==> flow/design.v <==
module alu_top (
    input             clk,
    input      [7:0]  a,
    input      [7:0]  b,
    input      [3:0]  sel,
    output reg [15:0] out
);
    reg  [7:0]  a_q, b_q;
    reg  [3:0]  sel_q;
    wire [15:0] alu_out;
    always @(posedge clk) begin
        a_q   <= a;
        b_q   <= b;
        sel_q <= sel;
        out   <= alu_out;
    end
    alu u_alu (.a(a_q), .b(b_q), .sel(sel_q), .out(alu_out));
endmodule

`timescale 1ns / 1ps
module alu(
    input [7:0] a,b,
    input [3:0] sel,
    output reg [15:0] out
    );
    always@(*)
        begin
            case(sel)
                4'b0000 : out=a+b;
                4'b0001 : out=a+1;
                4'b0010 : out=a-b;
                4'b0011 : out=a*b;
                4'b0100 : out=(b==0) ? 16'd0 : a/b;
                4'b0101 : out=(b==0) ? 16'd0 : a%b;
                4'b0110 : out=a&b;
                4'b0111 : out=a|b;
                4'b1000 : out=~(a&b);
                4'b1001 : out=~(a|b);
                4'b1010 : out=a^b;
                default: out=0;
            endcase        
        end    
endmodule
clock: 32.0 ns
lec_check: 0
cap_margin: 20
core_margin: 2
core_utilization: 40
cts_cluster_diameter: 396
cts_cluster_size: 98
slew_margin: 20
tns_end_percent: 10
run.sh (not shown) runs the stock make flow with config.mk's settings and CLKGATE_MAP_FILE=.
The first run went through all stages and came out clean.
==> next run, changes <==
==> flow/config.mk (replaced) <==
export PLATFORM = sky130hd
export DESIGN_NAME = alu_top
export DESIGN_NICKNAME = alu_top
export VERILOG_FILES = /design/flow/design.v
export SDC_FILE = /design/flow/constraint.sdc
export NUM_CORES = 4
export LEC_CHECK = 0
export ABC_AREA = 1
export CAP_MARGIN = 20
export CORE_MARGIN = 2
export CORE_UTILIZATION = 62
export SLEW_MARGIN = 20
==> flow/constraint.sdc (replaced) <==
create_clock -name core_clock -period 24.6 [get_ports {clk}]
set_input_delay 4.9200 -clock core_clock [delete_from_list [all_inputs] [get_ports {clk}]]
set_output_delay 4.9200 -clock core_clock [all_outputs]
set_load 0.01 [all_outputs]
The changed run passed the timing, DRC and antenna checks.
Worst hold slack got worse by 0.043 ns.
Clock skew is higher by 0.0036 ns.
Flip-flop count is unchanged.
Setup slack got worse by 1.2 ns.
Cell area is higher by 12%.
==> next run, changes <==
--- a/flow/config.mk
+++ b/flow/config.mk
@@ -9,4 +9,6 @@
 export CAP_MARGIN = 20
 export CORE_MARGIN = 2
-export CORE_UTILIZATION = 62
+export CORE_UTILIZATION = 68
+export CTS_CLUSTER_DIAMETER = 237
+export CTS_CLUSTER_SIZE = 92
 export SLEW_MARGIN = 20
Effect:
- With this change the flow completed, yet does not pass: negative setup slack
- first-iteration DRC count is higher by well over a third
- core utilization is higher by 6.4 points
- area after synthesis is unchanged
- routed wire length is higher by roughly a tenth
- synthesized cell count stays the same
- hold slack improved by 0.0098 ns
==> next run, changes <==
--- a/flow/config.mk
+++ b/flow/config.mk
@@ -6,9 +6,9 @@
 export NUM_CORES = 4
 export LEC_CHECK = 0
-export ABC_AREA = 1
 export CAP_MARGIN = 20
 export CORE_MARGIN = 2
 export CORE_UTILIZATION = 68
-export CTS_CLUSTER_DIAMETER = 237
-export CTS_CLUSTER_SIZE = 92
+export CTS_CLUSTER_SIZE = 89
+export HOLD_SLACK_MARGIN = -0.08
 export SLEW_MARGIN = 20
+export TNS_END_PERCENT = 5
==> flow/constraint.sdc (replaced) <==
create_clock -name core_clock -period 26.2 [get_ports {clk}]
set_input_delay 5.2400 -clock core_clock [delete_from_list [all_inputs] [get_ports {clk}]]
set_output_delay 5.2400 -clock core_clock [all_outputs]
set_load 0.01 [all_outputs]
Outcome: The new run finished with negative setup slack left; final cell count came out lower by roughly a tenth; worst setup slack degrades by 0.32 ns; via count is about the same; worst hold slack improves by 0.044 ns; register-to-register slack degrades by 0.32 ns.
==> next run, changes <==
--- a/flow/config.mk
+++ b/flow/config.mk
@@ -8,7 +8,4 @@
 export CAP_MARGIN = 20
 export CORE_MARGIN = 2
-export CORE_UTILIZATION = 68
-export CTS_CLUSTER_SIZE = 89
-export HOLD_SLACK_MARGIN = -0.08
+export CORE_UTILIZATION = 40
 export SLEW_MARGIN = 20
-export TNS_END_PERCENT = 5
==> flow/constraint.sdc (replaced) <==
create_clock -name core_clock -period 32.0 [get_ports {clk}]
set_input_delay 6.4000 -clock core_clock [delete_from_list [all_inputs] [get_ports {clk}]]
set_output_delay 6.4000 -clock core_clock [all_outputs]
set_load 0.01 [all_outputs]
Effect: With this change the flow produced a clean layout. Hold slack loses 0.011 ns. Worst setup slack gets better by 3.0 ns. Wire length decreases by 11%. Global-route usage goes down by 19 points. Via count decreases by 13%. Maximum frequency drops by about 9%. Synthesized cell count stays the same.
==> next run, changes <==
--- a/flow/config.mk
+++ b/flow/config.mk
@@ -7,5 +7,7 @@
 export LEC_CHECK = 0
 export CAP_MARGIN = 20
+export CELL_PAD_IN_SITES_GLOBAL_PLACEMENT = 2
 export CORE_MARGIN = 2
 export CORE_UTILIZATION = 40
+export CTS_CLUSTER_SIZE = 69
 export SLEW_MARGIN = 20
Effect: The changed run finished clean; setup slack improves by 0.17 ns; wire length grows by 11%; fmax is higher by 0.58%; final area rises by 0.67%; critical path depth rose by 3; area after synthesis is unchanged; sequential cell count stays the same; utilization rose by 0.30 points.
